==> flow/design.v (excerpt) <==
module snack(
    input ps2_data,
    input ps2_clk,
    input clk,
    input [1:0] speed_mode,
    input rst_n,
    input key,
    output hsync,
    output vsync,
    output beep,
    output [3:0] vga_r,
    output [3:0] vga_g,
    output [3:0] vga_b
    );
For scale: about 7700 cells after synthesis, ~580 flip-flops, ~22 I/O pins, roughly 0.057 mm² of cells after synthesis.
Settings: LEC_CHECK=0, ABC_AREA=1, CAP_MARGIN=10, CELL_PAD_IN_SITES_GLOBAL_PLACEMENT=2, CORE_ASPECT_RATIO=0.76, CORE_MARGIN=2, CORE_UTILIZATION=29, GPL_TIMING_DRIVEN=1, PLACE_DENSITY_LB_ADDON=0.1, SLEW_MARGIN=20, TNS_END_PERCENT=70; clock period 18.4 ns.
run.sh (not shown) runs the stock make flow with config.mk's settings and CLKGATE_MAP_FILE=.
The starting point produced a clean layout.
Next try:
Settings changed: ABC_AREA 1 to default, CAP_MARGIN 10 to 20, CELL_PAD_IN_SITES_GLOBAL_PLACEMENT 2 to default, CORE_ASPECT_RATIO 0.76 to default, CORE_UTILIZATION 29 to 72, CTS_CLUSTER_SIZE from default to 10, GPL_TIMING_DRIVEN 1 to default, PLACE_DENSITY_LB_ADDON 0.1 to default, SETUP_SLACK_MARGIN from default to 1.69, TNS_END_PERCENT 70 to default.
Clock period 18.4 ns to 5.7 ns, I/O delays scaled along.
After rerunning: Register-to-register slack degrades by 12 ns. Area after synthesis falls by a few percent. Global-route usage rises by 21 points. First-iteration DRC count climbs by a quarter to a third. Wire length decreases by a quarter to a third. Hold slack gains 0.027 ns.
Next try:
Settings changed: ABC_AREA from default to 1, CAP_MARGIN 20 to 5, CTS_CLUSTER_DIAMETER from default to 352, CTS_CLUSTER_SIZE 10 to 14, HOLD_SLACK_MARGIN from default to 0.26, PLACE_DENSITY_LB_ADDON from default to 0.02, SETUP_SLACK_MARGIN 1.69 to -0.4.
Result: Sequential share of layout area drops by 0.37 points. Via count climbs by 7.6%. Fmax climbs by 4.8%. Core utilization drops by 2.0 points. Worst hold slack improves by 0.0088 ns. Design area climbs by 1.0%.
Next try:
Settings changed: CAP_MARGIN 5 to 30, CELL_PAD_IN_SITES_DETAIL_PLACEMENT from default to 0, CELL_PAD_IN_SITES_GLOBAL_PLACEMENT from default to 0, CTS_CLUSTER_DIAMETER 352 to default, HOLD_SLACK_MARGIN 0.26 to default, MIN_ROUTING_LAYER from default to met1, PLACE_DENSITY_LB_ADDON 0.02 to 0.03, SETUP_SLACK_MARGIN -0.4 to 1.7.
Effect:
- final area rose by 2.1%
- power rises by 16%
- die area stays the same
- global-route usage is higher by 0.80 points
- via count increases by 1.1%
Next try:
Settings changed: CAP_MARGIN 30 to 20, CELL_PAD_IN_SITES_DETAIL_PLACEMENT 0 to default, CELL_PAD_IN_SITES_GLOBAL_PLACEMENT 0 to default, CTS_CLUSTER_DIAMETER from default to 312, CTS_CLUSTER_SIZE 14 to 15, HOLD_SLACK_MARGIN from default to 0.29, MIN_ROUTING_LAYER met1 to default, SETUP_SLACK_MARGIN 1.7 to -0.34.
The new run finished clean. Setup slack improves by 0.083 ns. Hold slack improves by 0.0046 ns. Global-route usage drops by 0.67 points. Total power drops by about 14%. Sequential power barely changes. Core utilization drops by 1.7 points. Die size does not change. Flip-flop count stays the same. Fmax climbs by 2.3%. Cell area drops by 2.2%. Routed wire length drops by 1.8%.

========
run A:
snack again, from the RTL that the note above started with.
clock: 6.76 ns
lec_check: 0
cap_margin: 20
cell_pad_in_sites_detail_placement: 1
core_margin: 2
core_utilization: 53
cts_cluster_size: 97
place_density_lb_addon: 0.07
slew_margin: 20
Run A reached the end of the flow, and the finished layout is clean on the timing, DRC and antenna checks.
Input changes introduced in run B (baseline for comparison: run A):
- a deleted CELL_PAD_IN_SITES_DETAIL_PLACEMENT that had been 1
- a change of CORE_UTILIZATION from 53 to 55
- a deleted PLACE_DENSITY_LB_ADDON that had been 0.07
- a deleted CTS_CLUSTER_SIZE that had been 97
- a change of the clock period (ns, I/O delays scaled along) from 6.76 to 10.7
==> results <==
Of run B and run A, it is run B that has the lower clock network contribution to total cell area. Changes observed in run B relative to run A: chip footprint saw a decrease; well tap count saw a decrease; combinational fraction of design power saw little to no change; critical path depth saw a decrease. Run B ended up with vga0.col[9]$_DFF_P_ as its origin of the worst setup path; run A ended up with u1_snack_control.snack_x[8][1]$_DFFE_PN0P_.
--- input diff run B..run C ---
- setting MAX_ROUTING_LAYER to met4 for the first time
- setting SETUP_SLACK_MARGIN to 5.0 for the first time
- changing CORE_UTILIZATION from 55 to 65
- setting MIN_ROUTING_LAYER to met1 for the first time
- changing the clock period (ns, I/O delays scaled along) from 10.7 to 40.0
Findings:
- Run C ran to completion and came out clean on the timing, DRC and antenna checks.
- Taking run B as the reference point, the relative contribution of the clock network to total power of run C rises by 1.7 points.
- Between run C and run B, the difference in sequential cell area is negligible.
- | net load switching power | run C vs run B | 0.0015 W lower |
- Run C vs. run B: worst setup slack went up by 23.79 ns.
- Taking run B as the reference, in run C met1 track demand over resource in global routing up 3.4 points, sequential share of layout area flat.
- On initial antenna violation count, the higher figure sits with run C, not run B.
- Of the two candidates, run B has the worse cell-internal power and run C the better one.
- Run C -> run B: area fraction in mux cells delta 0, exact match
Setup changes, run C to run D
- a change of CORE_UTILIZATION from 65 to 40
- a deleted MAX_ROUTING_LAYER that had been met4
- a deleted MIN_ROUTING_LAYER that had been met1
- a deleted SETUP_SLACK_MARGIN that had been 5.0
Results
Run D finished every step from synthesis to the final layout, and the layout passed the timing, DRC and antenna checks. Row layout overhead on the synthesized area: run D higher / run C lower. Of the two candidates, run C has the worse sum of internal, switching and leakage power and run D the better one. Against run C as the reference, run D delivers a lower relative contribution of sequential cells to total power.
--- input diff run D..run E ---
- swapping 40.0 for 10.3 in the clock period (ns, I/O delays scaled along)
==> comparison <==
- Diff run E..run D | combinational gate area | negligible
- Cell area | run E vs run D | run E larger
- Changes observed in run E relative to run D: number of cells after detailed placement level; clock skew moved up.
- [run E vs run D] total power: higher in run E
- Reported for run D and run E, number of setup violations in the final report turned out identical to the last digit.
- In terms of number of non-filler instances in the completed layout, run D and run E differ only marginally.
- Re utilization: run E is 0.23 points up on run D.
- Comparing run D and run E, the lower required time at the endpoint of the critical path was measured on run E.
- Cmp run D and run E / biggest cell delay along the critical path / lower: run D
Setup changes, run E to run F
- SETUP_SLACK_MARGIN newly set to 2.43
- GPL_TIMING_DRIVEN newly set to 0
- the clock period (ns, I/O delays scaled along) changed from 10.3 to 40.0
--- outcome ---
Run F finished every stage and its layout cleared the timing, DRC and antenna checks.
On buffers plus inverters on the worst setup path, the higher figure sits with run F, not run E.
Area growth from synthesis to final layout, run E and run F: larger value in run F
Between run E and run F, the cell count went up.
The tally of filler cells in the layout of run E and that of run F are within noise of each other.
[compare] base=run E new=run F: sequential group share of total power went down, worst setup slack went up.
Number of antenna cells inserted for run F: 1 up relative to run E
Relative to run E, the overall power of the completed layout of run F is lower by about 70%.
Routed wire in run F totals more than in run E.
Run F ended with more cell area than run E.
In the tables for run E and run F, combinational share of power reads lower with run E.
Power is estimated from default activity; no workload was simulated.
